==> 07-21 <==
==> flow/design.v <==
`timescale 1ns / 1ps
module iir_filter (
    input wire clk,
    input wire rst,
    input wire signed [15:0] x_in,
    output reg signed [15:0] y_out
);
    localparam signed [39:0] B0 =  3947;
    localparam signed [39:0] B1 = -7894;
    localparam signed [39:0] B2 =  3947;
    localparam signed [39:0] A2 = -7891; 
    localparam signed [39:0] A3 =  3801;
    reg signed [39:0] z1;
    reg signed [39:0] z2;
    wire signed [39:0] x_ext;
    wire signed [39:0] b0_x, b1_x, b2_x;
    wire signed [39:0] a2_y, a3_y;
    wire signed [39:0] y_acc;
    assign x_ext = {{24{x_in[15]}}, x_in};
    assign b0_x = x_ext * B0;
    assign b1_x = x_ext * B1;
    assign b2_x = x_ext * B2;
    assign y_acc = b0_x + z1;
    reg signed [15:0] y_comb;
    wire signed [39:0] y_scaled = y_acc >>> 12; 
    always @(*) begin
        if (y_scaled > 32767)      
            y_comb = 32767;
        else if (y_scaled < -32768) 
            y_comb = -32768;
        else                        
            y_comb = y_scaled[15:0];
    end
    wire signed [39:0] y_comb_ext = {{24{y_comb[15]}}, y_comb};
    assign a2_y = y_comb_ext * A2;
    assign a3_y = y_comb_ext * A3;
    always @(posedge clk) begin
        if (rst) begin
            y_out <= 0;
            z1 <= 0;
            z2 <= 0;
        end else begin
            y_out <= y_comb;
            z1 <= b1_x - a2_y + z2;
            z2 <= b2_x - a3_y;
        end
    end
endmodule
`timescale 1ns / 1ps
module threshold_estimator (
    input wire clk,
    input wire rst,
    input wire signed [15:0] data_in,
    output reg signed [15:0] threshold
);
    reg signed [15:0] abs_data;
    always @(*) begin
        if (data_in == -16'd32768) abs_data = 16'd32767;
        else abs_data = (data_in < 0) ? -data_in : data_in;
    end
    localparam K = 14; 
    reg signed [31:0] accumulator;
    always @(posedge clk) begin
        if (rst) begin
            accumulator <= 0;
            threshold <= 0;
        end else begin
            accumulator <= accumulator - (accumulator >>> K) + abs_data;
            threshold <= -(((accumulator >>> K) * 45) >>> 3);
        end
    end
endmodule
`timescale 1ns / 1ps
module spike_detect (
    input wire clk,
    input wire rst,
    input wire signed [15:0] data_in,
    input wire signed [15:0] threshold,
    output reg spike_out
);
    localparam integer LOCKOUT = 20;
    localparam signed [15:0] SATURATION_NEG = -16'd30000;
    reg [4:0] timer;
    always @(posedge clk) begin
        if (rst) begin
            spike_out <= 0;
            timer <= 0;
        end else begin
            spike_out <= 0;
            if (timer > 0) begin
                timer <= timer - 1;
            end else begin
                if ((data_in < threshold) && (data_in > SATURATION_NEG)) begin
                    spike_out <= 1;
                    timer <= LOCKOUT;
                end
            end
        end
    end
endmodule
`timescale 1ns / 1ps
module velocity_decoder (
    input wire clk,
    input wire rst,
    input wire bin_strobe,  
    input wire signed [15:0] bin_count,  
    output reg signed [15:0] velocity  
);
    localparam signed [15:0] M1 = 16'd3891;  
    localparam signed [15:0] M2 = 16'd819;  
    localparam signed [15:0] MAX_VEL = 16'd20480; 
    localparam signed [15:0] MIN_VEL = -16'd20480;
    reg signed [31:0] term1;  
    reg signed [31:0] term2;  
    reg signed [31:0] sum;  
    always @(posedge clk) begin
        if (rst) begin
            velocity <= 0;
        end else if (bin_strobe) begin
            term1 = velocity * M1; 
            term2 = (bin_count * M2) <<< 12;
            sum = term1 + term2;
            if ((sum >>> 12) > MAX_VEL) 
                velocity <= MAX_VEL;
            else if ((sum >>> 12) < MIN_VEL)
                velocity <= MIN_VEL;
            else
                velocity <= sum >>> 12;
        end
    end
endmodule
`timescale 1ns / 1ps
module neural_pipeline_top (
    input wire clk,
    input wire rst,
    input wire signed [15:0] raw_in,
    output wire signed [15:0] vel_out
);
    wire signed [15:0] filt_out;
    wire spike_pulse_raw;  
    reg spike_pulse_safe;  
    wire signed [15:0] auto_threshold;
    reg [17:0] warmup_cnt; 
    always @(posedge clk) begin
        if (rst) begin
            warmup_cnt <= 0;
            spike_pulse_safe <= 0;
        end else begin
            if (warmup_cnt < 150000) 
                warmup_cnt <= warmup_cnt + 1;
            if (warmup_cnt == 150000) 
                spike_pulse_safe <= spike_pulse_raw;
            else 
                spike_pulse_safe <= 0;
        end
    end
    reg [10:0] bin_timer;
    reg bin_strobe;
    reg signed [15:0] bin_accumulator;
    reg signed [15:0] current_bin_count;
    iir_filter u_filter (
        .clk(clk),
        .rst(rst),
        .x_in(raw_in),
        .y_out(filt_out)
    );
    threshold_estimator u_thresh_gen (
        .clk(clk),
        .rst(rst),
        .data_in(filt_out),
        .threshold(auto_threshold)
    );
    spike_detect u_detect (
        .clk(clk),
        .rst(rst),
        .data_in(filt_out),
        .threshold(auto_threshold), 
        .spike_out(spike_pulse_raw) 
    );
    always @(posedge clk) begin
        if (rst) begin
            bin_timer <= 0;
            bin_accumulator <= 0;
            current_bin_count <= 0;
            bin_strobe <= 0;
        end else begin
            bin_strobe <= 0;
            if (spike_pulse_safe)
                bin_accumulator <= bin_accumulator + 1;
            if (bin_timer == 1499) begin
                bin_timer <= 0;
                current_bin_count <= bin_accumulator;
                bin_accumulator <= 0;
                bin_strobe <= 1;
            end else begin
                bin_timer <= bin_timer + 1;
                bin_strobe <= 0;
            end
        end
    end
    velocity_decoder u_decoder (
        .clk(clk),
        .rst(rst),
        .bin_strobe(bin_strobe),
        .bin_count(current_bin_count),
        .velocity(vel_out)
    );
endmodule
==> flow/run.sh <==
#!/bin/bash
# the make line also repeats each setting of config.mk as NAME=value (left out here)
make -C /OpenROAD-flow-scripts/flow DESIGN_CONFIG=/design/flow/config.mk WORK_HOME=/design/flow/orfs CLKGATE_MAP_FILE= finish
==> flow/config.mk <==
export PLATFORM = sky130hd
export DESIGN_NAME = neural_pipeline_top
export DESIGN_NICKNAME = neural_pipeline_top
export VERILOG_FILES = /design/flow/design.v
export SDC_FILE = /design/flow/constraint.sdc
export NUM_CORES = 4
export LEC_CHECK = 0
export ABC_AREA = 1
export CAP_MARGIN = 20
export CORE_MARGIN = 2
export CORE_UTILIZATION = 72
export CTS_CLUSTER_DIAMETER = 190
export GPL_ROUTABILITY_DRIVEN = 1
export GPL_TIMING_DRIVEN = 1
export MAX_ROUTING_LAYER = met4
export PLACE_DENSITY_LB_ADDON = 0.01
export SETUP_SLACK_MARGIN = 4.8
export SLEW_MARGIN = 20
==> flow/constraint.sdc <==
create_clock -name core_clock -period 16.7 [get_ports {clk}]
set_input_delay 3.3400 -clock core_clock [delete_from_list [all_inputs] [get_ports {clk}]]
set_output_delay 3.3400 -clock core_clock [all_outputs]
set_load 0.01 [all_outputs]
==> 06-23: changes against 07-21 <==
- ABC_AREA: 1 -> not set
- CORE_UTILIZATION: 72 -> 48
- CTS_CLUSTER_DIAMETER: 190 -> not set
- GPL_ROUTABILITY_DRIVEN: 1 -> not set
- GPL_TIMING_DRIVEN: 1 -> 0
- PLACE_DENSITY_LB_ADDON: 0.01 -> not set
- SETUP_SLACK_MARGIN: 4.8 -> not set
==> flow/constraint.sdc (replaced) <==
create_clock -name core_clock -period 25.0 [get_ports {clk}]
set_input_delay 5.0000 -clock core_clock [delete_from_list [all_inputs] [get_ports {clk}]]
set_output_delay 5.0000 -clock core_clock [all_outputs]
set_load 0.01 [all_outputs]
==> impl_metrics.py <==
# Auto-generated metrics
metrics = {
    "outcome": {
        "status": "no timing/DRC/antenna violations",
    },
    "synth": {
        "synthMuxAreaShare_pct": 1.087,
        "ys_seq_share_pct": 10.86,
        "simple_gate_share_pct": 11.29,
        "synth.area.top_cells": "fa_1 26%, ha_1 22%, dfxtp_1 11%",
        "synth-compound-area-share_pct": 11.36,
        "syn_inst": 4550,
        "fa_ha_area_share_pct": 48.03,
        "top_area_share_pct": 25.97,
    },
    "placement": {
        "pre_cts_slack_ps": -462.4,
        "gp_congestion": 0.9137,
        "dp.cells": 5664,
    },
    "floorplan": {
        "core_um2": 83420,
        "initCoreUtil_pct": 48.41,
        "dieArea_um2": 86480,
        "dieWidth_um": 294.1,
    },
    "global_route": {
        "globalRouteOverflowTotal": 0,
    },
    "clock_tree": {
        "post-cts-setup-buffers": 0,
    },
}
-- figures above: 06-23

==> impl_metrics.py <==
# Auto-generated metrics
metrics = {
    "floorplan": {
        "dieArea_um2": 60190,
        "core_um2": 57590,
        "initCoreUtil_pct": 72.82,
    },
    "placement": {
        "pre_cts_slack_ps": -425.7,
        "dp.cells": 6510,
    },
    "synth": {
        "fa_ha_area_share_pct": 46.26,
        "synth-compound-area-share_pct": 11.33,
        "simple_gate_share_pct": 14.83,
        "synthMuxAreaShare_pct": 0.02387,
        "ys_seq_share_pct": 10.45,
        "synth.area.top_cells": "fa_1 25%, ha_1 21%, inv_1 12%",
    },
    "outcome": {
        "lastStage": "global routing (5_1_grt)",
        "status": "stopped before the end",
        "tool.error": "[ERROR GRT-0232] Routing congestion too high. Check the congestion heatmap in the GUI.",
    },
    "global_route": {
        "globalRouteOverflowTotal": 1466,
    },
}
-- figures above: 07-21


---

==> yarrow: inputs <==
RTL: the design.v shown in full above, as it stands there.
export LEC_CHECK = 0
export CAP_MARGIN = 20
export CELL_PAD_IN_SITES_GLOBAL_PLACEMENT = 3
export CORE_MARGIN = 5
export CORE_UTILIZATION = 40
export CTS_CLUSTER_SIZE = 27
export GPL_ROUTABILITY_DRIVEN = 0
export GPL_TIMING_DRIVEN = 1
export PLACE_DENSITY_LB_ADDON = 0.06
export SLEW_MARGIN = 25
create_clock -name core_clock -period 40.7 [get_ports {clk}]
run.sh (not shown) runs the stock make flow with config.mk's settings and CLKGATE_MAP_FILE=.
==> cedar: changes against yarrow <==
ABC_AREA = 1   (was not set)
CELL_PAD_IN_SITES_GLOBAL_PLACEMENT = not set   (was 3)
CORE_MARGIN = 2   (was 5)
CORE_UTILIZATION = 70   (was 40)
CTS_CLUSTER_SIZE = not set   (was 27)
GPL_ROUTABILITY_DRIVEN = 1   (was 0)
MAX_ROUTING_LAYER = met4   (was not set)
PLACE_DENSITY_LB_ADDON = 0.01   (was 0.06)
SLEW_MARGIN = 20   (was 25)
==> flow/constraint.sdc (replaced) <==
create_clock -name core_clock -period 16.7 [get_ports {clk}]
set_input_delay 3.3400 -clock core_clock [delete_from_list [all_inputs] [get_ports {clk}]]
set_output_delay 3.3400 -clock core_clock [all_outputs]
set_load 0.01 [all_outputs]
==> flow_metrics.tcl <==
# yosys + openroad results
set metrics [dict create \
    status "finished clean" \
    drt_iter0_drc 1308 \
    ys_cells 4550 \
    fa_ha_area_share_pct 48.0 \
    wire_per_inst_um 19.1 \
    dp_cells 5839 \
    area_leaders "fa_1 26%, ha_1 22%, dfxtp_1 11%" \
]
the above is filed under yarrow

==> flow_metrics.tcl <==
# yosys + openroad results
set metrics [dict create \
    wire_per_inst_um 18.4 \
    ys_cells 5429 \
    dp_cells 6634 \
    drt_iter0_drc 3070 \
    fa_ha_area_share_pct 46.3 \
    status "finished clean" \
]
the above is filed under cedar


---

==> build 67: inputs <==
// neural_pipeline_top: RTL as listed in full above, without the edits since
Settings: LEC_CHECK=0, ABC_AREA=1, CAP_MARGIN=20, CORE_MARGIN=7, CORE_UTILIZATION=44, CTS_CLUSTER_SIZE=100, SLEW_MARGIN=20, TNS_END_PERCENT=20; clock period 25.0 ns.
==> inputs of build 92, as changes to build 67 <==
ABC_AREA = not set   (was 1)
CAP_MARGIN = 30   (was 20)
CORE_MARGIN = 2   (was 7)
CORE_UTILIZATION = 72   (was 44)
CTS_CLUSTER_SIZE = not set   (was 100)
MAX_ROUTING_LAYER = met4   (was not set)
SETUP_SLACK_MARGIN = -1.09   (was not set)
TNS_END_PERCENT = not set   (was 20)
==> flow/constraint.sdc (replaced) <==
create_clock -name core_clock -period 15.0 [get_ports {clk}]
set_input_delay 3.0000 -clock core_clock [delete_from_list [all_inputs] [get_ports {clk}]]
set_output_delay 3.0000 -clock core_clock [all_outputs]
set_load 0.01 [all_outputs]
==> notes <==
Build 67 completed with no timing, DRC or antenna violations. Build 92 completed and failed the layout checks on negative setup slack.
Synthesized area: build 92 is smaller than build 67 (about 3.7%).
Of build 92 and build 67, build 92 has the higher first-iteration DRC count (gap 47%, measured against build 67).
Worst hold slack: build 67 is lower than build 92 (48 ps).
Against build 92, the die area of build 67 is larger by about 80%.
Of build 67 and build 92, build 92 has the higher utilization (gap 43 points).
==> figures <==
Log Warnings: build 92 74; build 67 69
Starting DRT DRC Count: build 92 2,975; build 67 2,025
Detailed Route WL: build 92 127,000 um; build 67 114,000 um
Critical path launch point: build 92 raw_in[8]; build 67 raw_in[2]
Mux cell area share: build 92 0.0109; build 67 0.000239
Cts repair resizes: build 92 134; build 67 0
Filler instances: build 92 2,572; build 67 9,521
Post-synthesis share of cell area spent on full adders, half adders and majority gates: build 92 0.480; build 67 0.463
Outcome: build 92 complete, but fails checks; build 67 no timing/DRC/antenna violations
Layout check failures: build 92 negative setup slack; build 67 -
Fraction of cell area in non-clock buffers: build 92 0.109; build 67 0.00883
Site row count: build 92 86; build 67 113

---

==> job 7675 <==
Starts from the design.v that is shown in full above.
export LEC_CHECK = 0
export ABC_AREA = 1
export CAP_MARGIN = 20
export CORE_MARGIN = 2
export CORE_UTILIZATION = 72
export MAX_ROUTING_LAYER = met4
export PLACE_DENSITY_LB_ADDON = 0.01
export SLEW_MARGIN = 20
create_clock -name core_clock -period 16.1 [get_ports {clk}]
==> inputs of job 5163, as changes to job 7675 <==
--- a/flow/config.mk
+++ b/flow/config.mk
@@ -7,3 +7,2 @@
 export LEC_CHECK = 0
-export ABC_AREA = 1
 export CAP_MARGIN = 20
@@ -11,4 +10,5 @@
 export CORE_UTILIZATION = 72
+export HOLD_SLACK_MARGIN = -0.1
 export MAX_ROUTING_LAYER = met4
-export PLACE_DENSITY_LB_ADDON = 0.01
+export SETUP_SLACK_MARGIN = -0.53
 export SLEW_MARGIN = 20
==> flow/constraint.sdc (replaced) <==
create_clock -name core_clock -period 14.5 [get_ports {clk}]
set_input_delay 2.9000 -clock core_clock [delete_from_list [all_inputs] [get_ports {clk}]]
set_output_delay 2.9000 -clock core_clock [all_outputs]
set_load 0.01 [all_outputs]
==> inputs of job 9830, as changes to job 7675 <==
--- a/flow/config.mk
+++ b/flow/config.mk
@@ -7,8 +7,8 @@
 export LEC_CHECK = 0
-export ABC_AREA = 1
+export ABC_AREA = 0
 export CAP_MARGIN = 20
-export CORE_MARGIN = 2
-export CORE_UTILIZATION = 72
-export MAX_ROUTING_LAYER = met4
-export PLACE_DENSITY_LB_ADDON = 0.01
+export CORE_ASPECT_RATIO = 1.97
+export CORE_MARGIN = 3
+export CORE_UTILIZATION = 19
+export CTS_CLUSTER_DIAMETER = 111
 export SLEW_MARGIN = 20
==> flow/constraint.sdc (replaced) <==
create_clock -name core_clock -period 25.0 [get_ports {clk}]
set_input_delay 5.0000 -clock core_clock [delete_from_list [all_inputs] [get_ports {clk}]]
set_output_delay 5.0000 -clock core_clock [all_outputs]
set_load 0.01 [all_outputs]
==> results <==
item	job 7675	job 9830	job 5163
Result of the run	finished with violations	finished clean	finished with violations
Violated checks	setup timing	-	setup timing
Multi-input logic portion of the cell area	67.64%	70.98%	68.39%
Number of buffers and inverters on the critical path	18	8	20
Reg2reg end	u_filter.z1[36]	u_filter.z1[29]	u_filter.z1[20]
Count of buffers not belonging to the clock network in the layout	625	58	766
Wire length reported by the detailed router	146.5 mm	115.8 mm	149.5 mm
Total cell area at the placement stage	0.04726 mm2	0.04412 mm2	0.04711 mm2
GR Util met2	73.99%	22.41%	76.32%
Share of the synthesized area in the top cell type	25.01%	25.97%	25.97%
Fill count	2,947	23.16k	2,135
Crit-path most repeated cell	buf_4	ha_1	buf_4
Tool Warnings	69	69	75
Wire length on met3	15.56 mm	2.201 mm	18.51 mm
Headroom to the max-slew limit	18.70%	22.31%	14.31%
Post-synthesis xor/xnor area fraction	4.344%	7.429%	7.429%
Tightest Pin Transition	1204 ps	1158 ps	1276 ps
Per-instance average area after synthesis	7.724 um2	8.876 um2	8.876 um2
Vias per inst	6.096	4.183	6.485
Well-tap cell count	765	2,748	748
AND-OR/OR-AND Cells, Area Fraction	11.33%	11.36%	11.36%
